==> flow/design.v <==
`timescale 1ns / 1ps
module sorting_system(
    input wire clk,              
    input wire rst_n,            
    input wire btn_manual_1,     
    input wire btn_manual_2,     
    input wire sensor_out,
    output wire s0, s1,
    output wire s2, s3,
    output wire led_r, led_g, led_b,
    input wire ir_sensor,        
    output wire servo_pwm_1,     
    output wire servo_pwm_2,     
    output wire led_ir_status    
);
    wire [1:0] detected_color;  
    tcs3200_core_v3 #(
        .SAMPLE_TIME(2500)
    ) color_sensor_inst (
        .clk(clk), .rst_n(rst_n),
        .sensor_out(sensor_out),
        .s0(s0), .s1(s1), .s2(s2), .s3(s3),
        .color_id(detected_color),
        .led_r(led_r), .led_g(led_g), .led_b(led_b)
    );
    reg ir_s1, ir_s2;
    wire ir_edge;
    always @(posedge clk) begin
        if (rst_n) begin
            ir_s1 <= 1'b1;
            ir_s2 <= 1'b1;
        end else begin
            ir_s1 <= ir_sensor;
            ir_s2 <= ir_s1;
        end
    end
    assign ir_edge = (ir_s2 == 1'b1 && ir_s1 == 1'b0);
    assign led_ir_status = ~ir_s2;  
    reg trig_1, trig_2;
    always @(posedge clk) begin
        if (rst_n) begin
            trig_1 <= 0;
            trig_2 <= 0;
        end else begin
            trig_1 <= 0;
            trig_2 <= 0;
            if (ir_edge) begin
                if (detected_color == 2'd1) trig_1 <= 1;
                else if (detected_color == 2'd2) trig_2 <= 1;
            end
        end
    end
    servo_core #(
        .START_DELAY(26250),
        .HOLD_TIME(30000)
    ) servo_1_inst (
        .clk(clk), .rst_n(rst_n),
        .activate(trig_1 | btn_manual_1),
        .pwm_out(servo_pwm_1)
    );
    servo_core #(
        .START_DELAY(50000),
        .HOLD_TIME(30000)
    ) servo_2_inst (
        .clk(clk), .rst_n(rst_n),
        .activate(trig_2 | btn_manual_2),
        .pwm_out(servo_pwm_2)
    );
endmodule
module tcs3200_core_v3(
    input clk, rst_n, sensor_out,
    output wire s0, s1,
    output reg s2, s3,
    output reg [1:0] color_id,
    output reg led_r, led_g, led_b
);
    assign s0 = 1; assign s1 = 1;  
    parameter SAMPLE_TIME = 12500000;  
    localparam RED=0, BLUE=1, GREEN=2;
    reg [1:0] state;
    reg [31:0] timer, counter;
    reg [31:0] r_val, g_val, b_val;
    reg s_in_d, s_in_d2;
    wire s_edge = s_in_d & ~s_in_d2;
    always @(posedge clk) begin
        if (rst_n) begin s_in_d <= 1'b0; s_in_d2 <= 1'b0; end
        else begin s_in_d <= sensor_out; s_in_d2 <= s_in_d; end
    end
    always @(posedge clk) begin
        if (rst_n) begin
            state <= RED; timer <= 0; counter <= 0; s2 <= 0; s3 <= 0;
            r_val <= 0; g_val <= 0; b_val <= 0;
            color_id <= 0; led_r<=0; led_g<=0; led_b<=0;
        end else begin
            if (timer < SAMPLE_TIME) begin
                timer <= timer + 1;
                if (s_edge) counter <= counter + 1;
            end else begin
                timer <= 0; counter <= 0;
                case(state)
                    RED: begin r_val <= counter; state <= BLUE; s2<=0; s3<=1; end
                    BLUE: begin b_val <= counter; state <= GREEN; s2<=1; s3<=1; end
                    GREEN: begin
                        g_val <= counter; state <= RED; s2<=0; s3<=0;
                        if ((r_val + g_val + b_val) > 1000) begin
                            if(r_val > g_val && r_val > b_val) begin
                                color_id <= 1; led_r<=1; led_g<=0; led_b<=0;
                            end else if(g_val > r_val && g_val > b_val) begin
                                color_id <= 2; led_r<=0; led_g<=1; led_b<=0;
                            end else if(b_val > r_val && b_val > g_val) begin
                                color_id <= 3; led_r<=0; led_g<=0; led_b<=1;
                            end
                        end else begin
                             led_r<=0; led_g<=0; led_b<=0;
                        end
                    end
                    default: begin state <= RED; s2<=0; s3<=0; end
                endcase
            end
        end
    end
endmodule
module servo_core #(
    parameter START_DELAY = 0,       
    parameter HOLD_TIME = 125000000  
)(
    input clk, rst_n, activate,
    output reg pwm_out
);
    parameter PWM_TOP = 2500;        
    parameter MIN_PULSE = 62;        
    parameter TARGET_PULSE = 146;    
    parameter STEP = 1;              
    reg [31:0] cnt;
    reg [31:0] duty;
    localparam IDLE=0, WAIT_DELAY=1, MOVE=2, HOLD=3, RETURN=4;
    reg [2:0] state;
    reg [31:0] general_timer;  
    always @(posedge clk) begin
        if (rst_n) begin
            state <= IDLE; duty <= MIN_PULSE; general_timer <= 0;
            cnt <= 0; pwm_out <= 0;
        end else begin
            if (cnt < PWM_TOP) cnt <= cnt + 1; else cnt <= 0;
            pwm_out <= (cnt < duty) ? 1 : 0;
            case(state)
                IDLE: begin
                    duty <= MIN_PULSE;
                    general_timer <= 0;
                    if (activate) begin
                        if (START_DELAY > 0) state <= WAIT_DELAY;
                        else state <= MOVE;
                    end
                end
                WAIT_DELAY: begin
                    if (general_timer < START_DELAY) begin
                        general_timer <= general_timer + 1;
                    end else begin
                        general_timer <= 0;
                        state <= MOVE;
                    end
                end
                MOVE: begin
                    if (duty < TARGET_PULSE) duty <= duty + STEP;
                    else begin
                        duty <= TARGET_PULSE;
                        general_timer <= 0;
                        state <= HOLD;
                    end
                end
                HOLD: begin
                    if (general_timer < HOLD_TIME) general_timer <= general_timer + 1;
                    else state <= RETURN;
                end
                RETURN: begin
                    if (duty > MIN_PULSE) duty <= duty - STEP;
                    else state <= IDLE;
                end
                default: state <= IDLE;
            endcase
        end
    end
endmodule
export LEC_CHECK = 0
export ABC_AREA = 1
export CAP_MARGIN = 40
export CELL_PAD_IN_SITES_GLOBAL_PLACEMENT = 2
export CORE_ASPECT_RATIO = 1.27
export CORE_MARGIN = 2
export CORE_UTILIZATION = 40
export CTS_CLUSTER_SIZE = 54
export HOLD_SLACK_MARGIN = 0.1
export MIN_ROUTING_LAYER = met2
export PLACE_DENSITY = 0.75
export SLEW_MARGIN = 20
create_clock -name core_clock -period 8.0 [get_ports {clk}]
run.sh (not shown) runs the stock make flow with config.mk's settings and CLKGATE_MAP_FILE=.
==> next run, changes <==
- ABC_AREA: 1 -> not set
- CAP_MARGIN: 40 -> 20
- CELL_PAD_IN_SITES_GLOBAL_PLACEMENT: 2 -> not set
- CORE_ASPECT_RATIO: 1.27 -> not set
- CTS_CLUSTER_DIAMETER: not set -> 229
- CTS_CLUSTER_SIZE: 54 -> not set
- GPL_TIMING_DRIVEN: not set -> 0
- HOLD_SLACK_MARGIN: 0.1 -> -0.07
- MIN_ROUTING_LAYER: met2 -> not set
- PLACE_DENSITY: 0.75 -> not set
- PLACE_DENSITY_LB_ADDON: not set -> 0.12
- TNS_END_PERCENT: not set -> 75
The changed run finished clean.
Global-route usage came out lower by 12 points.
Critical path depth came out lower by 8.
Sequential power came out lower by about 3%.
Non-clock buffer count came out higher by 96.
Design area came out lower by 2.2%.
Setup slack is worse by 1.1 ns.
Routed wire length came out lower by 5.7%.
Sequential share of layout area came out higher by 0.71 points.
Clock-buffer cell count came out lower by 4.
Area after synthesis came out lower by 2.7%.
Cell count came out lower by 9.7%.
==> next run, changes <==
- CAP_MARGIN: 20 -> 5
- CELL_PAD_IN_SITES_GLOBAL_PLACEMENT: not set -> 2
- CORE_ASPECT_RATIO: not set -> 1.27
- CTS_CLUSTER_DIAMETER: 229 -> not set
- CTS_CLUSTER_SIZE: not set -> 54
- GPL_TIMING_DRIVEN: 0 -> not set
- HOLD_SLACK_MARGIN: -0.07 -> 0.1
- MIN_ROUTING_LAYER: not set -> met2
- PLACE_DENSITY_LB_ADDON: 0.12 -> not set
- TNS_END_PERCENT: 75 -> not set
- Now the flow finished but fails on DRC
- count of clock-buffer cells in the layout goes down by 1
- design area came out lower by 0.41%
- combinational power stays flat
- clock power grows by 16%
- via count rises by 38%
- global-route usage grows by 13 points
- sequential share of layout area rose by 0.13 points
- core utilization went down by 0.38 points
- total power increases by 7.8%
- cell count goes down by 2.9%
==> next run, changes <==
- CAP_MARGIN: 5 -> 20
- CELL_PAD_IN_SITES_GLOBAL_PLACEMENT: 2 -> not set
- CORE_ASPECT_RATIO: 1.27 -> not set
- CTS_CLUSTER_SIZE: 54 -> not set
- HOLD_SLACK_MARGIN: 0.1 -> not set
- MIN_ROUTING_LAYER: met2 -> not set
- clock period: 8.0 -> 4.43 ns (I/O delays scaled with it)
The changed run passed the timing, DRC and antenna checks.
Utilization hardly moves.
Fmax came out higher by 5.7%.
Cell area barely changes.
Wire length came out lower by 13%.
Clock skew came out lower by 0.0065 ns.
Final cell count came out higher by 0.33%.
Clock-buffer cell count is unchanged.
Area after synthesis does not change.

---

RTL: the design.v shown in full above, as it stands there.
clock: 8.0 ns
lec_check: 0
cap_margin: 15
core_aspect_ratio: 1.71
core_margin: 2
core_utilization: 40
cts_cluster_diameter: 229
gpl_timing_driven: 1
hold_slack_margin: -0.07
max_routing_layer: met4
min_routing_layer: met2
place_density_lb_addon: 0.12
slew_margin: 40
tns_end_percent: 75
The starting point passed the timing, DRC and antenna checks.
Then changed:
Settings changed: CAP_MARGIN 15 to 20, GPL_TIMING_DRIVEN 1 to 0, MAX_ROUTING_LAYER met4 to not set.
Result:
- sequential power is about the same
- sequential cell count is unchanged
- fmax shrinks by 5.7%

---

Starts from the design.v that is shown in full above.
clock: 3.06 ns
lec_check: 0
cap_margin: 20
cell_pad_in_sites_global_placement: 0
core_aspect_ratio: 0.5
core_margin: 2
core_utilization: 70
max_routing_layer: met5
place_density: 0.81
setup_slack_margin: 0.88
slew_margin: 20
tns_end_percent: 5
The starting point reached the layout checks and failed them: negative setup slack.
Edit:
Settings changed: CELL_PAD_IN_SITES_GLOBAL_PLACEMENT 0 to unset, CORE_ASPECT_RATIO 0.5 to unset, CORE_UTILIZATION 70 to 71, MAX_ROUTING_LAYER met5 to unset, PLACE_DENSITY 0.81 to unset, SETUP_SLACK_MARGIN 0.88 to unset, TNS_END_PERCENT 5 to unset.
Clock period 3.06 ns to 4.33 ns, I/O delays scaled along.
Outcome: This time the run finished with timing, DRC and antenna clean. Setup slack improved by 1.2 ns. Area after synthesis is unchanged. Via count came out lower by 20%. Wire length came out lower by 34%.
Edit:
Settings changed: ABC_AREA set to 1, CORE_UTILIZATION 71 to 72, CTS_CLUSTER_SIZE set to 99, TNS_END_PERCENT set to 5.
Clock period 4.33 ns to 2.46 ns, I/O delays scaled along.
What happened:
- This time the run completed and failed the layout checks on negative setup slack
- design area is higher by roughly a tenth
- maximum frequency is higher by a quarter to a third
- routed wire length is higher by about a fifth
- hold slack loses 0.094 ns
- die size is higher slightly
- core utilization is higher by 7.8 points
- setup slack loses 0.86 ns
- power is higher by well over a third
Power and IR drop assume default switching activity.
